==> inputs of 12-06 <==
// mul
module mul(
    input         mul_clk,
    input         resetn,
    input         mul_signed,
    input  [31:0] x,
    input  [31:0] y,
    input         de_to_ex_valid,
    input         ex_allowin,
    output [63:0] result
);
clock: 12.0 ns
lec_check: 0
cap_margin: 20
cell_pad_in_sites_detail_placement: 1
cell_pad_in_sites_global_placement: 0
core_margin: 2
core_utilization: 40
gpl_routability_driven: 0
gpl_timing_driven: 1
hold_slack_margin: 0.01
max_routing_layer: met4
place_density_lb_addon: 0.26
slew_margin: 20
tns_end_percent: 80
run.sh (not shown) runs the stock make flow with config.mk's settings and CLKGATE_MAP_FILE=.
==> 10-15 (differences from 12-06) <==
ABC_AREA = 1   (was not set)
CAP_MARGIN = 30   (was 20)
CELL_PAD_IN_SITES_GLOBAL_PLACEMENT = 3   (was 0)
CORE_ASPECT_RATIO = 1.27   (was not set)
CORE_MARGIN = 6   (was 2)
CORE_UTILIZATION = 66   (was 40)
CTS_CLUSTER_SIZE = 93   (was not set)
GPL_ROUTABILITY_DRIVEN = 1   (was 0)
GPL_TIMING_DRIVEN = 0   (was 1)
HOLD_SLACK_MARGIN = 0.25   (was 0.01)
MAX_ROUTING_LAYER = met5   (was met4)
MIN_ROUTING_LAYER = met2   (was not set)
PLACE_DENSITY_LB_ADDON = 0.04   (was 0.26)
SETUP_SLACK_MARGIN = 1.23   (was not set)
SLEW_MARGIN = 5   (was 20)
TNS_END_PERCENT = 5   (was 80)
==> flow/constraint.sdc (replaced) <==
create_clock -name core_clock -period 7.25 [get_ports {mul_clk}]
set_input_delay 1.4500 -clock core_clock [delete_from_list [all_inputs] [get_ports {mul_clk}]]
set_output_delay 1.4500 -clock core_clock [all_outputs]
set_load 0.01 [all_outputs]
==> 05-02 (differences from 12-06) <==
CELL_PAD_IN_SITES_DETAIL_PLACEMENT = not set   (was 1)
CELL_PAD_IN_SITES_GLOBAL_PLACEMENT = not set   (was 0)
CORE_UTILIZATION = 65   (was 40)
GPL_ROUTABILITY_DRIVEN = not set   (was 0)
GPL_TIMING_DRIVEN = not set   (was 1)
HOLD_SLACK_MARGIN = not set   (was 0.01)
PLACE_DENSITY_LB_ADDON = not set   (was 0.26)
TNS_END_PERCENT = not set   (was 80)
==> flow/constraint.sdc (replaced) <==
create_clock -name core_clock -period 9.74 [get_ports {mul_clk}]
set_input_delay 1.9480 -clock core_clock [delete_from_list [all_inputs] [get_ports {mul_clk}]]
set_output_delay 1.9480 -clock core_clock [all_outputs]
set_load 0.01 [all_outputs]
==> 11-17 (differences from 12-06) <==
CELL_PAD_IN_SITES_DETAIL_PLACEMENT = not set   (was 1)
CELL_PAD_IN_SITES_GLOBAL_PLACEMENT = not set   (was 0)
GPL_ROUTABILITY_DRIVEN = not set   (was 0)
GPL_TIMING_DRIVEN = not set   (was 1)
HOLD_SLACK_MARGIN = not set   (was 0.01)
MAX_ROUTING_LAYER = not set   (was met4)
PLACE_DENSITY_LB_ADDON = not set   (was 0.26)
SETUP_SLACK_MARGIN = 3.49   (was not set)
TNS_END_PERCENT = not set   (was 80)
==> flow/constraint.sdc (replaced) <==
create_clock -name core_clock -period 11.7 [get_ports {mul_clk}]
set_input_delay 2.3400 -clock core_clock [delete_from_list [all_inputs] [get_ports {mul_clk}]]
set_output_delay 2.3400 -clock core_clock [all_outputs]
set_load 0.01 [all_outputs]
==> comparison table <==
item	05-02	12-06	10-15	11-17
Outcome	no timing/DRC/antenna violations	no timing/DRC/antenna violations	stopped before the end	no timing/DRC/antenna violations
Last stage reached	-	-	global placement without I/O	-
FF+latch count	609	609	-	609
Detailed-route wire length	174 mm	204 mm	-	190 mm
Met3 Use GR	14.3%	7.14%	-	7.67%
Fp util	65.8%	40.2%	66.6%	40.2%
TritonCTS clock tree	yes	yes	-	yes
Initial antenna violation count	7	15	-	16
Number of I/O port buffers	131	131	-	131
Post-Syn Area per Cell	11.1 um^2	11.1 um^2	9.82 um^2	11.1 um^2
Worst min path class	in2reg	in2reg	-	in2reg
Hold Crit Depth	2	3	-	2
Clk pin slew, worst setup/hold paths	0.06 ns	0.06 ns	-	0.06 ns
Critical path start-end classification	reg2out	reg2out	-	reg2out
Number of DRC violations after detailed-routing iteration 0	4,823	4,471	-	4,806
Pin count of the biggest net entering global routing	177	165	-	176
Hold buffer count at cts	0	0	-	0
Worst slew margin	17.9%	16.2%	-	18.9%

* * *

==> inputs of run X <==
==> flow/design.v <==
module mul(
    input         mul_clk,
    input         resetn,
    input         mul_signed,
    input  [31:0] x,
    input  [31:0] y,
    input         de_to_ex_valid,
    input         ex_allowin,
    output [63:0] result
);
    wire [16:0] booth_c;                              
    wire [63:0] booth_part_prod [16:0];               
    wire [16:0] part_prod [63:0];                     
    wire [63:0] x_mul = {{32{x[31]&mul_signed}}, x}; 
    wire [33:0] y_mul = {{ 2{y[31]&mul_signed}}, y};
    genvar j;
    generate
    for(j = 0; j < 17; j = j + 1) begin : booth
        if(j == 0) begin
          booth_2b booth_0(
                            .Y({y_mul[1:0], 1'b0}), 
                            .X(x_mul             ),
                            .P(booth_part_prod[0]), 
                            .C(booth_c[0]        )
                          );
        end else begin
          booth_2b booth(
                            .Y(y_mul[2*j+1:2*j-1]), 
                            .X(x_mul<<(2*j)      ), 
                            .P(booth_part_prod[j]), 
                            .C(booth_c[j]        )
                        );
        end
    end
    endgenerate
    genvar k;
    generate
    for(k = 0; k < 64; k = k + 1)
        begin: switch
            assign part_prod[k] = {
                                        booth_part_prod[16][k],
                                        booth_part_prod[15][k], 
                                        booth_part_prod[14][k], 
                                        booth_part_prod[13][k], 
                                        booth_part_prod[12][k], 
                                        booth_part_prod[11][k], 
                                        booth_part_prod[10][k], 
                                        booth_part_prod[ 9][k], 
                                        booth_part_prod[ 8][k], 
                                        booth_part_prod[ 7][k], 
                                        booth_part_prod[ 6][k], 
                                        booth_part_prod[ 5][k], 
                                        booth_part_prod[ 4][k], 
                                        booth_part_prod[ 3][k], 
                                        booth_part_prod[ 2][k], 
                                        booth_part_prod[ 1][k], 
                                        booth_part_prod[ 0][k]
                                  };
        end
    endgenerate
    reg  [16:0] booth_c_r;               
    reg  [16:0] part_prod_r[63:0];       
    wire [13:0] c[63:0];                 
    wire [63:0] add_src1, add_src2;      
    always @(posedge mul_clk)
    begin
        if(de_to_ex_valid & ex_allowin) begin
                booth_c_r <= booth_c;
        end
    end
    genvar m;
    generate
        for(m = 0; m < 64; m = m + 1) begin : part_prod_trans
            always @(posedge mul_clk)
            begin
                if(de_to_ex_valid & ex_allowin) begin
                    part_prod_r[m] <= part_prod[m];
                end
            end
        end
    endgenerate
    assign c[0] = booth_c_r[13:0];
    assign add_src2[0] = booth_c_r[14];
    genvar i;
    generate
    for(i = 0; i < 64; i = i + 1) 
    begin: wallace
        if(i < 63) begin
            wallace_16 wallace(
                                    .cin    (c[i]          ), 
                                    .data_in(part_prod_r[i]), 
                                    .cout   (c[i+1]        ), 
                                    .C      (add_src2[i+1] ), 
                                    .S      (add_src1[i]   )
                               );
        end else begin
            wallace_16 wallace_63(
                                    .cin    (c[63]          ),
                                    .data_in(part_prod_r[63]), 
                                    .S      (add_src1[63]   )
                                 );
        end
    end
    endgenerate
    assign result = add_src1 + add_src2 + booth_c_r[15] + booth_c_r[16];
endmodule
module booth_2b(
    input [2:0] Y,
    input [63:0] X,
    output [63:0] P,
    output C
);
    assign P = Y==3'b001 ? X      :
               Y==3'b010 ? X      :
               Y==3'b011 ? X<<1   :
               Y==3'b100 ? ~(X<<1):
               Y==3'b101 ? ~X     :
               Y==3'b110 ? ~X     :
                           68'd0;
    assign C = Y==3'b100 || Y==3'b101 || Y==3'b110;
endmodule
module wallace_16(
    input  [13:0] cin,
    input  [16:0] data_in,
    output [13:0] cout,
    output        C,
    output        S
);
    wire B1_2, A1_2, C1_3, B1_3, A1_3, A2_0, C2_1, B2_1, A2_1, B3_1, A3_1, A4_0, B4_0, A5_0;
    function [1:0] Add_1;
        input A, B, CIN;
        begin
          Add_1 = A + B + CIN;
        end
    endfunction
    assign {cout[ 0], B1_2} = Add_1(data_in[ 4], data_in[ 3], data_in[ 2]),
           {cout[ 1], A1_2} = Add_1(data_in[ 7], data_in[ 6], data_in[ 5]),
           {cout[ 2], C1_3} = Add_1(data_in[10], data_in[ 9], data_in[ 8]),
           {cout[ 3], B1_3} = Add_1(data_in[13], data_in[12], data_in[11]),
           {cout[ 4], A1_3} = Add_1(data_in[16], data_in[15], data_in[14]),
           {cout[ 5], A2_0} = Add_1(    cin[ 2],     cin[ 1],     cin[ 0]),
           {cout[ 6], C2_1} = Add_1(data_in[ 0],     cin[ 4],     cin[ 3]),
           {cout[ 7], B2_1} = Add_1(       A1_2,        B1_2, data_in[ 1]),
           {cout[ 8], A2_1} = Add_1(       A1_3,        B1_3,        C1_3),
           {cout[ 9], B3_1} = Add_1(       A2_0,     cin[ 6],     cin[ 5]),
           {cout[10], A3_1} = Add_1(       A2_1,        B2_1,        C2_1),
           {cout[11], B4_0} = Add_1(    cin[ 9],     cin[ 8],     cin[ 7]),
           {cout[12], A4_0} = Add_1(       A3_1,        B3_1,     cin[10]),
           {cout[13], A5_0} = Add_1(       A4_0,        B4_0,     cin[11]),
           {C       , S   } = Add_1(       A5_0,     cin[13],     cin[12]);
endmodule
==> flow/run.sh <==
#!/bin/bash
# the make line also repeats each setting of config.mk as NAME=value (left out here)
make -C /OpenROAD-flow-scripts/flow DESIGN_CONFIG=/design/flow/config.mk WORK_HOME=/design/flow/orfs CLKGATE_MAP_FILE= finish
==> flow/config.mk <==
export PLATFORM = sky130hd
export DESIGN_NAME = mul
export DESIGN_NICKNAME = mul
export VERILOG_FILES = /design/flow/design.v
export SDC_FILE = /design/flow/constraint.sdc
export NUM_CORES = 4
export LEC_CHECK = 0
export CAP_MARGIN = 30
export CORE_MARGIN = 2
export CORE_UTILIZATION = 72
export CTS_CLUSTER_SIZE = 71
export GPL_ROUTABILITY_DRIVEN = 1
export HOLD_SLACK_MARGIN = 0.29
export MIN_ROUTING_LAYER = met1
export PLACE_DENSITY_LB_ADDON = 0.28
export SETUP_SLACK_MARGIN = 1.6
export SLEW_MARGIN = 5
export TNS_END_PERCENT = 70
==> flow/constraint.sdc <==
create_clock -name core_clock -period 6.51 [get_ports {mul_clk}]
set_input_delay 1.3020 -clock core_clock [delete_from_list [all_inputs] [get_ports {mul_clk}]]
set_output_delay 1.3020 -clock core_clock [all_outputs]
set_load 0.01 [all_outputs]
==> run Z (differences from run X) <==
==> flow/config.mk (replaced) <==
export PLATFORM = sky130hd
export DESIGN_NAME = mul
export DESIGN_NICKNAME = mul
export VERILOG_FILES = /design/flow/design.v
export SDC_FILE = /design/flow/constraint.sdc
export NUM_CORES = 4
export LEC_CHECK = 0
export CAP_MARGIN = 0
export CORE_MARGIN = 7
export CORE_UTILIZATION = 40
export CTS_CLUSTER_DIAMETER = 202
export GPL_ROUTABILITY_DRIVEN = 0
export GPL_TIMING_DRIVEN = 0
export PLACE_DENSITY_LB_ADDON = 0.05
export SLEW_MARGIN = 20
==> flow/constraint.sdc (replaced) <==
create_clock -name core_clock -period 15.7 [get_ports {mul_clk}]
set_input_delay 3.1400 -clock core_clock [delete_from_list [all_inputs] [get_ports {mul_clk}]]
set_output_delay 3.1400 -clock core_clock [all_outputs]
set_load 0.01 [all_outputs]
==> out/results.tsv <==
stage	metric	value	unit
run_status	outcome	no timing/DRC/antenna violations	
floorplan	nWellTaps	1794	
global_route	grt_use_total	34.2	%
setup_path	worst-path-max-fanout	7	
finish	flow.area_growth_from_synthesis	11.7	%
hold_path	whs_path_depth	3	
placed_design	placement.cell_area	59000	µm²
[end of results for run Z]
==> out/results.tsv <==
stage	metric	value	unit
run_status	outcome	finished with violations	
run_status	violated_layout_checks	setup timing	
hold_path	whs_path_depth	2	
setup_path	cpMaxStageDelayCell	fa_2	
final_timing	timing.final.setup_violations	64	
final_timing	unrepaired_setup_endpoints_after_global_routing	yes	
final_timing	layout_setup_ws	-2.32	ns
finish	flow.area_growth_from_synthesis	14.4	%
placed_design	placement.cell_area	59700	µm²
floorplan	nWellTaps	1030	
setup_path	worst-path-max-fanout	13	
[end of results for run X]

* * *

==> raven: inputs <==
// mul: RTL as listed in full above, without the edits since
Settings: LEC_CHECK=0, CAP_MARGIN=20, CORE_MARGIN=2, CORE_UTILIZATION=72, CTS_CLUSTER_DIAMETER=94, HOLD_SLACK_MARGIN=-0.08, MAX_ROUTING_LAYER=met4, SLEW_MARGIN=20, TNS_END_PERCENT=40; clock period 7.7 ns.
==> lagoon: changes against raven <==
- ABC_AREA: not set -> 1
- CAP_MARGIN: 20 -> 5
- CTS_CLUSTER_DIAMETER: 94 -> 89
- CTS_CLUSTER_SIZE: not set -> 13
- GPL_ROUTABILITY_DRIVEN: not set -> 0
- HOLD_SLACK_MARGIN: -0.08 -> not set
- MAX_ROUTING_LAYER: met4 -> not set
- MIN_ROUTING_LAYER: not set -> met1
- PLACE_DENSITY_LB_ADDON: not set -> 0.1
- SETUP_SLACK_MARGIN: not set -> 1.85
- SLEW_MARGIN: 20 -> 5
- TNS_END_PERCENT: 40 -> 70
==> flow/constraint.sdc (replaced) <==
create_clock -name core_clock -period 6.2 [get_ports {mul_clk}]
set_input_delay 1.2400 -clock core_clock [delete_from_list [all_inputs] [get_ports {mul_clk}]]
set_output_delay 1.2400 -clock core_clock [all_outputs]
set_load 0.01 [all_outputs]
==> yarrow: changes against raven <==
- ABC_AREA: not set -> 1
- CAP_MARGIN: 20 -> 30
- CELL_PAD_IN_SITES_DETAIL_PLACEMENT: not set -> 1
- CELL_PAD_IN_SITES_GLOBAL_PLACEMENT: not set -> 3
- CORE_ASPECT_RATIO: not set -> 1.27
- CORE_UTILIZATION: 72 -> 16
- CTS_CLUSTER_DIAMETER: 94 -> not set
- CTS_CLUSTER_SIZE: not set -> 59
- GPL_ROUTABILITY_DRIVEN: not set -> 1
- GPL_TIMING_DRIVEN: not set -> 0
- HOLD_SLACK_MARGIN: -0.08 -> 0.25
- MAX_ROUTING_LAYER: met4 -> not set
- MIN_ROUTING_LAYER: not set -> met2
- PLACE_DENSITY_LB_ADDON: not set -> 0.04
- SETUP_SLACK_MARGIN: not set -> 1.65
- SLEW_MARGIN: 20 -> 5
- TNS_END_PERCENT: 40 -> 70
==> flow/constraint.sdc (replaced) <==
create_clock -name core_clock -period 7.25 [get_ports {mul_clk}]
set_input_delay 1.4500 -clock core_clock [delete_from_list [all_inputs] [get_ports {mul_clk}]]
set_output_delay 1.4500 -clock core_clock [all_outputs]
set_load 0.01 [all_outputs]
==> qor summary <==
quantity                                                                                  raven          lagoon                    yarrow
Result of the run                                                      finished with violations  did not finish  finished with violations
Failing step                                                                                  -         5_1_grt                         -
Layout check failures                                                      negative setup slack               -      negative setup slack
Sequential cell count                                                                       609               -                       609
Adder share                                                                               31.0%           31.6%                     31.6%
Weighted congestion at the end of routability-driven global placement                      1.02               -                      1.02
Clock buf count                                                                              84               -                       105
Category of the worst setup path capture point                                      output port               -               output port
Routed Antenna Nets                                                                           0               -                         0
Post-CTS Repair Setup Buffers                                                                10              56                       146
Post-Synth Simple-Gate Area                                                               3.66%           6.61%                     6.61%
Worst hold path stage count                                                                   2               -                         2
Max stage delay cell, worst path                                          sky130_fd_sc_hd__fa_2               -     sky130_fd_sc_hd__fa_2
Setup TNS                                                                             -52760 ps               -                 -85530 ps
Metal-1 WL                                                                             62200 µm               -                      0 µm
Well tap count                                                                             1030               -                      4495
Area of the chip                                                                     0.0790 mm²      0.0776 mm²                 0.344 mm²
Height of the chip                                                                       281 µm          279 µm                    661 µm

* * *

==> inputs of run a <==
RTL: the design.v shown in full above, as it stands there.
make LEC_CHECK=0 CAP_MARGIN=20 CORE_MARGIN=2 CORE_UTILIZATION=72 CTS_CLUSTER_DIAMETER=100 HOLD_SLACK_MARGIN=-0.08 MAX_ROUTING_LAYER=met4 PLACE_DENSITY=0.41 SLEW_MARGIN=20 TNS_END_PERCENT=40 finish   # period 7.71 ns
==> run b: changes against run a <==
Settings changed: CELL_PAD_IN_SITES_GLOBAL_PLACEMENT set to 2, CORE_UTILIZATION 72 to 40, CTS_CLUSTER_DIAMETER 100 to unset, HOLD_SLACK_MARGIN -0.08 to unset, MAX_ROUTING_LAYER met4 to unset, PLACE_DENSITY 0.41 to unset, PLACE_DENSITY_LB_ADDON set to 0.26, TNS_END_PERCENT 40 to 20.
==> flow/constraint.sdc (replaced) <==
create_clock -name core_clock -period 12.0 [get_ports {mul_clk}]
set_input_delay 2.4000 -clock core_clock [delete_from_list [all_inputs] [get_ports {mul_clk}]]
set_output_delay 2.4000 -clock core_clock [all_outputs]
set_load 0.01 [all_outputs]
==> run c: changes against run a <==
Settings changed: CORE_UTILIZATION 72 to 66, CTS_CLUSTER_DIAMETER 100 to unset, HOLD_SLACK_MARGIN -0.08 to unset, MAX_ROUTING_LAYER met4 to unset, PLACE_DENSITY 0.41 to unset, TNS_END_PERCENT 40 to unset.
==> flow/constraint.sdc (replaced) <==
create_clock -name core_clock -period 11.7 [get_ports {mul_clk}]
set_input_delay 2.3400 -clock core_clock [delete_from_list [all_inputs] [get_ports {mul_clk}]]
set_output_delay 2.3400 -clock core_clock [all_outputs]
set_load 0.01 [all_outputs]
==> flow_metrics.py <==
# Generated from Yosys and OpenROAD reports
metrics = {
    "outcome": {
        "status": "no timing/DRC/antenna violations",
    },
    "routing": {
        "dr_wl_met2_mm": 83.8,
        "vias": 38100,
        "via_per_inst": 5.69,
    },
    "die": {
        "dieHeight_um": 376,
    },
    "placed_design": {
        "place_area_sq_um": 58000,
    },
    "global_route": {
        "met2_usage_pct": 41.0,
        "grt_usage_pct": 27.4,
    },
}
# the run above: run b

==> flow_metrics.py <==
# Generated from Yosys and OpenROAD reports
metrics = {
    "routing": {
        "vias": 39100,
        "via_per_inst": 6.55,
        "dr_wl_met2_mm": 75.6,
    },
    "global_route": {
        "grt_usage_pct": 41.2,
    },
    "sta": {
        "fin_setup_tns_ps": 0,
        "worst_slack_ps": 515,
    },
    "die": {
        "dieHeight_um": 293,
    },
    "logic_synthesis": {
        "synthArstFlopShare_pct": 0,
        "postSynthSeqShare_pct": 33.1,
    },
    "outcome": {
        "status": "no timing/DRC/antenna violations",
    },
    "placed_design": {
        "place_area_sq_um": 57200,
        "io_buffer_count": 131,
    },
}
# the run above: run c

==> flow_metrics.py <==
# Generated from Yosys and OpenROAD reports
metrics = {
    "placed_design": {
        "place_area_sq_um": 59600,
    },
    "sta": {
        "worst_slack_ps": -1300,
        "finalSetupViolations": 60,
    },
    "routing": {
        "via_per_inst": 6.72,
        "dr_wl_met2_mm": 78.0,
        "vias": 42100,
    },
    "outcome": {
        "violatedChecks": "setup timing",
        "status": "finished with violations",
    },
    "global_route": {
        "met2_usage_pct": 66.3,
    },
}
# the run above: run a

